// Attention_top
module Attention_top #(
    parameter INPUT_WIDTH = 8,
    parameter NUM_CODE_WIDTH = 5,
    parameter MATRIX_SIZE = 3,
    parameter ADDR_WIDTH = $clog2(MATRIX_SIZE**2<<2),
    parameter OUTPUT_WIDTH = $clog2(MATRIX_SIZE*(2**INPUT_WIDTH))-1
)(
    input clk,
    input reset_n,
    input start,
    input softmax_req,DATA_write_EN,
    input  [INPUT_WIDTH*MATRIX_SIZE-1:0] Q_INPUT,
    input [INPUT_WIDTH*MATRIX_SIZE-1:0] MATRIX_INPUT,
    output reg [MATRIX_SIZE*OUTPUT_WIDTH-1:0] Output_RESULT,
    input output_req
);
clock: 2.81 ns
lec_check: 0
abc_area: 1
cap_margin: 20
cell_pad_in_sites_detail_placement: 2
cell_pad_in_sites_global_placement: 2
core_aspect_ratio: 0.91
core_margin: 6
core_utilization: 40
cts_cluster_diameter: 110
max_routing_layer: met4
min_routing_layer: met1
setup_slack_margin: 0.64
slew_margin: 5
tns_end_percent: 10
run.sh (not shown) runs the stock make flow with config.mk's settings and CLKGATE_MAP_FILE=.
The first run completed and failed the layout checks on setup timing.
Rerun with:
==> flow/config.mk (replaced) <==
export PLATFORM = sky130hd
export DESIGN_NAME = Attention_top
export DESIGN_NICKNAME = Attention_top
export VERILOG_FILES = /design/flow/design.v
export SDC_FILE = /design/flow/constraint.sdc
export NUM_CORES = 4
export LEC_CHECK = 0
export CAP_MARGIN = 20
export CORE_MARGIN = 2
export CORE_UTILIZATION = 40
export SLEW_MARGIN = 20
==> flow/constraint.sdc (replaced) <==
create_clock -name core_clock -period 7.29 [get_ports {clk}]
set_input_delay 1.4580 -clock core_clock [delete_from_list [all_inputs] [get_ports {clk}]]
set_output_delay 1.4580 -clock core_clock [all_outputs]
set_load 0.01 [all_outputs]
After rerunning: Now the flow went through all stages and came out clean; flip-flop count is unchanged; non-clock buffer count goes down by 560; critical path depth goes down by 9; register-to-register slack improves by 2.9 ns; setup slack improves by 2.9 ns; utilization goes down by 5.7 points; combinational power goes down by 72%; synthesized cell count goes down by 19%; wire length goes down by 41%; die size goes down by 4.3%; area after synthesis is about the same.


Starting RTL as in the previous note.
==> flow/config.mk <==
export PLATFORM = sky130hd
export DESIGN_NAME = Attention_top
export DESIGN_NICKNAME = Attention_top
export VERILOG_FILES = /design/flow/design.v
export SDC_FILE = /design/flow/constraint.sdc
export NUM_CORES = 4
export LEC_CHECK = 0
export ABC_AREA = 1
export CAP_MARGIN = 20
export CELL_PAD_IN_SITES_DETAIL_PLACEMENT = 2
export CELL_PAD_IN_SITES_GLOBAL_PLACEMENT = 2
export CORE_ASPECT_RATIO = 0.91
export CORE_MARGIN = 6
export CORE_UTILIZATION = 40
export CTS_CLUSTER_DIAMETER = 152
export MAX_ROUTING_LAYER = met5
export SLEW_MARGIN = 5
export TNS_END_PERCENT = 15
==> flow/constraint.sdc <==
create_clock -name core_clock -period 2.81 [get_ports {clk}]
set_input_delay 0.5620 -clock core_clock [delete_from_list [all_inputs] [get_ports {clk}]]
set_output_delay 0.5620 -clock core_clock [all_outputs]
set_load 0.01 [all_outputs]
The baseline produced a layout that fails on setup timing.
Rerun with:
ABC_AREA = default   (was 1)
CELL_PAD_IN_SITES_DETAIL_PLACEMENT = default   (was 2)
CELL_PAD_IN_SITES_GLOBAL_PLACEMENT = default   (was 2)
CORE_ASPECT_RATIO = default   (was 0.91)
CORE_MARGIN = 2   (was 6)
CORE_UTILIZATION = 66   (was 40)
CTS_CLUSTER_DIAMETER = default   (was 152)
MAX_ROUTING_LAYER = default   (was met5)
SLEW_MARGIN = 20   (was 5)
TNS_END_PERCENT = default   (was 15)
clock period = 3.43 ns   (was 2.81 ns; I/O delays follow)
What happened:
- The new run finished clean
- final area went down by 9.6%
- via count went down by 15%
- non-clock buffer count went down by 333
- sequential share of layout area went up by 4.5 points
- utilization went up by 25 points
- wire length went down by 35%


## the reference run
Attention_top again, from the RTL that the note above started with.
==> flow/config.mk <==
export PLATFORM = sky130hd
export DESIGN_NAME = Attention_top
export DESIGN_NICKNAME = Attention_top
export VERILOG_FILES = /design/flow/design.v
export SDC_FILE = /design/flow/constraint.sdc
export NUM_CORES = 4
export LEC_CHECK = 0
export ABC_AREA = 1
export CAP_MARGIN = 0
export CELL_PAD_IN_SITES_DETAIL_PLACEMENT = 1
export CELL_PAD_IN_SITES_GLOBAL_PLACEMENT = 0
export CORE_MARGIN = 5
export CORE_UTILIZATION = 49
export CTS_CLUSTER_SIZE = 84
export HOLD_SLACK_MARGIN = 0.16
export MAX_ROUTING_LAYER = met4
export MIN_ROUTING_LAYER = met1
export SETUP_SLACK_MARGIN = 1.32
export SLEW_MARGIN = 30
export TNS_END_PERCENT = 5
==> flow/constraint.sdc <==
create_clock -name core_clock -period 4.53 [get_ports {clk}]
set_input_delay 0.9060 -clock core_clock [delete_from_list [all_inputs] [get_ports {clk}]]
set_output_delay 0.9060 -clock core_clock [all_outputs]
set_load 0.01 [all_outputs]
The reference run | stages: all done | timing, DRC, antenna: all pass
Relative to the reference run, the following input files were edited for the trial run:
Settings: clearing MAX_ROUTING_LAYER, which used to be met4; swapping 0.16 for 0.12 in HOLD_SLACK_MARGIN; clearing ABC_AREA, which used to be 1; swapping 30 for 20 in SLEW_MARGIN; swapping 1 for 0 in CELL_PAD_IN_SITES_DETAIL_PLACEMENT; swapping 5 for 2 in CORE_MARGIN; swapping 1.32 for -0.06 in SETUP_SLACK_MARGIN; swapping 0 for 15 in CAP_MARGIN; clearing CTS_CLUSTER_SIZE, which used to be 84; swapping 49 for 69 in CORE_UTILIZATION; swapping 4.53 for 2.58 in the clock period (ns, I/O delays scaled along).
[summary]
- Diff the reference run -> the trial run: via count of the first global-routing pass shows a reduction of 1476, global routing met2 resource utilization up 18 points, combinational fraction of design power increased 9.5 points, post-synthesis cell type count rose by 26.
- Although the trial run finished all stages, its layout failed final checks on setup timing.


Setup of job 4717:
Starting RTL as in the previous note.
export LEC_CHECK = 0
export ABC_AREA = 1
export CAP_MARGIN = 20
export CORE_MARGIN = 2
export CORE_UTILIZATION = 70
export CTS_CLUSTER_DIAMETER = 230
export CTS_CLUSTER_SIZE = 37
export PLACE_DENSITY = 0.37
export SETUP_SLACK_MARGIN = 0.59
export SLEW_MARGIN = 20
create_clock -name core_clock -period 2.09 [get_ports {clk}]
Job 4717 did not finish; a tool error ended it in global routing.
Edits applied to the flow inputs when going from job 4717 to job 6180:
# job 4717
export LEC_CHECK = 0
export ABC_AREA = 1
export CAP_MARGIN = 20
export CORE_MARGIN = 2
export CORE_UTILIZATION = 70
export CTS_CLUSTER_DIAMETER = 230
export CTS_CLUSTER_SIZE = 37
export PLACE_DENSITY = 0.37
export SETUP_SLACK_MARGIN = 0.59
export SLEW_MARGIN = 20
create_clock -name core_clock -period 2.09 [get_ports {clk}]
# job 6180
export LEC_CHECK = 0
export CAP_MARGIN = 20
export CORE_MARGIN = 2
export CORE_UTILIZATION = 72
export CTS_CLUSTER_SIZE = 21
export SETUP_SLACK_MARGIN = 0.38
export SLEW_MARGIN = 20
create_clock -name core_clock -period 3.43 [get_ports {clk}]
==> comparison <==
No stage failed in job 6180, and the final checks on the layout all came back clean. The horizontal extent of the die in job 6180 was lower than what job 4717 gave. Share of the core filled by cells before placement: job 6180 vs job 4717 up 1.7 points. Higher post-detailed-placement half-perimeter wirelength was reported by job 4717, not job 6180. Looking at number of buffers inserted to repair setup after CTS across job 4717 and job 6180, the one that comes out higher is job 4717. Job 6180 has die outline area below what job 4717 had. Multiplexer share of the synthesized area: job 6180 > job 4717.
--- input diff job 6180..job 5534 ---
# job 6180
export LEC_CHECK = 0
export CAP_MARGIN = 20
export CORE_MARGIN = 2
export CORE_UTILIZATION = 72
export CTS_CLUSTER_SIZE = 21
export SETUP_SLACK_MARGIN = 0.38
export SLEW_MARGIN = 20
create_clock -name core_clock -period 3.43 [get_ports {clk}]
# job 5534
export LEC_CHECK = 0
export ABC_AREA = 1
export CAP_MARGIN = 20
export CORE_MARGIN = 2
export CORE_UTILIZATION = 72
export CTS_CLUSTER_DIAMETER = 384
export CTS_CLUSTER_SIZE = 88
export PLACE_DENSITY = 0.4
export SLEW_MARGIN = 20
create_clock -name core_clock -period 2.3 [get_ports {clk}]
[compare] base=job 6180 new=job 5534: area fraction in mux cells lower, area share of fa/ha/maj cells after synthesis roughly the same.
Job 5534 never completed; the flow aborted with a tool error in global routing.
Job 5534 vs. job 6180: distinct cell type count after synthesis -26; area figure in the yosys stat output ~0 delta; die outline width ~0 delta.
Summary — number of nets in the synthesized netlist, job 5534 relative to job 6180: higher, by 22%.
Going from job 6180 to job 5534, number of H-tree levels decreased 2; die footprint saw little to no change; cell resize tally after clock tree synthesis increased about 300%; placement-stage worst setup slack moved down.
--- input diff job 5534..job 9220 ---
# job 5534
export LEC_CHECK = 0
export ABC_AREA = 1
export CAP_MARGIN = 20
export CORE_MARGIN = 2
export CORE_UTILIZATION = 72
export CTS_CLUSTER_DIAMETER = 384
export CTS_CLUSTER_SIZE = 88
export PLACE_DENSITY = 0.4
export SLEW_MARGIN = 20
create_clock -name core_clock -period 2.3 [get_ports {clk}]
# job 9220
export LEC_CHECK = 0
export CAP_MARGIN = 20
export CORE_MARGIN = 2
export CORE_UTILIZATION = 40
export SLEW_MARGIN = 20
create_clock -name core_clock -period 4.14 [get_ports {clk}]
Results
- Job 9220 | stages: all done | timing, DRC, antenna: all pass
- Sort job 9220 and job 5534 by yosys stat cell total, descending, and job 5534 comes first.
- | share of synthesized area spent on multiplexers | lower: job 5534 |
- Job 9220 vs job 5534: cell total after placement down in job 9220
- Comparing job 5534 with job 9220, the cell area after synthesis came out essentially unchanged.
No activity file was given, so power comes from the tool's default toggle rates.
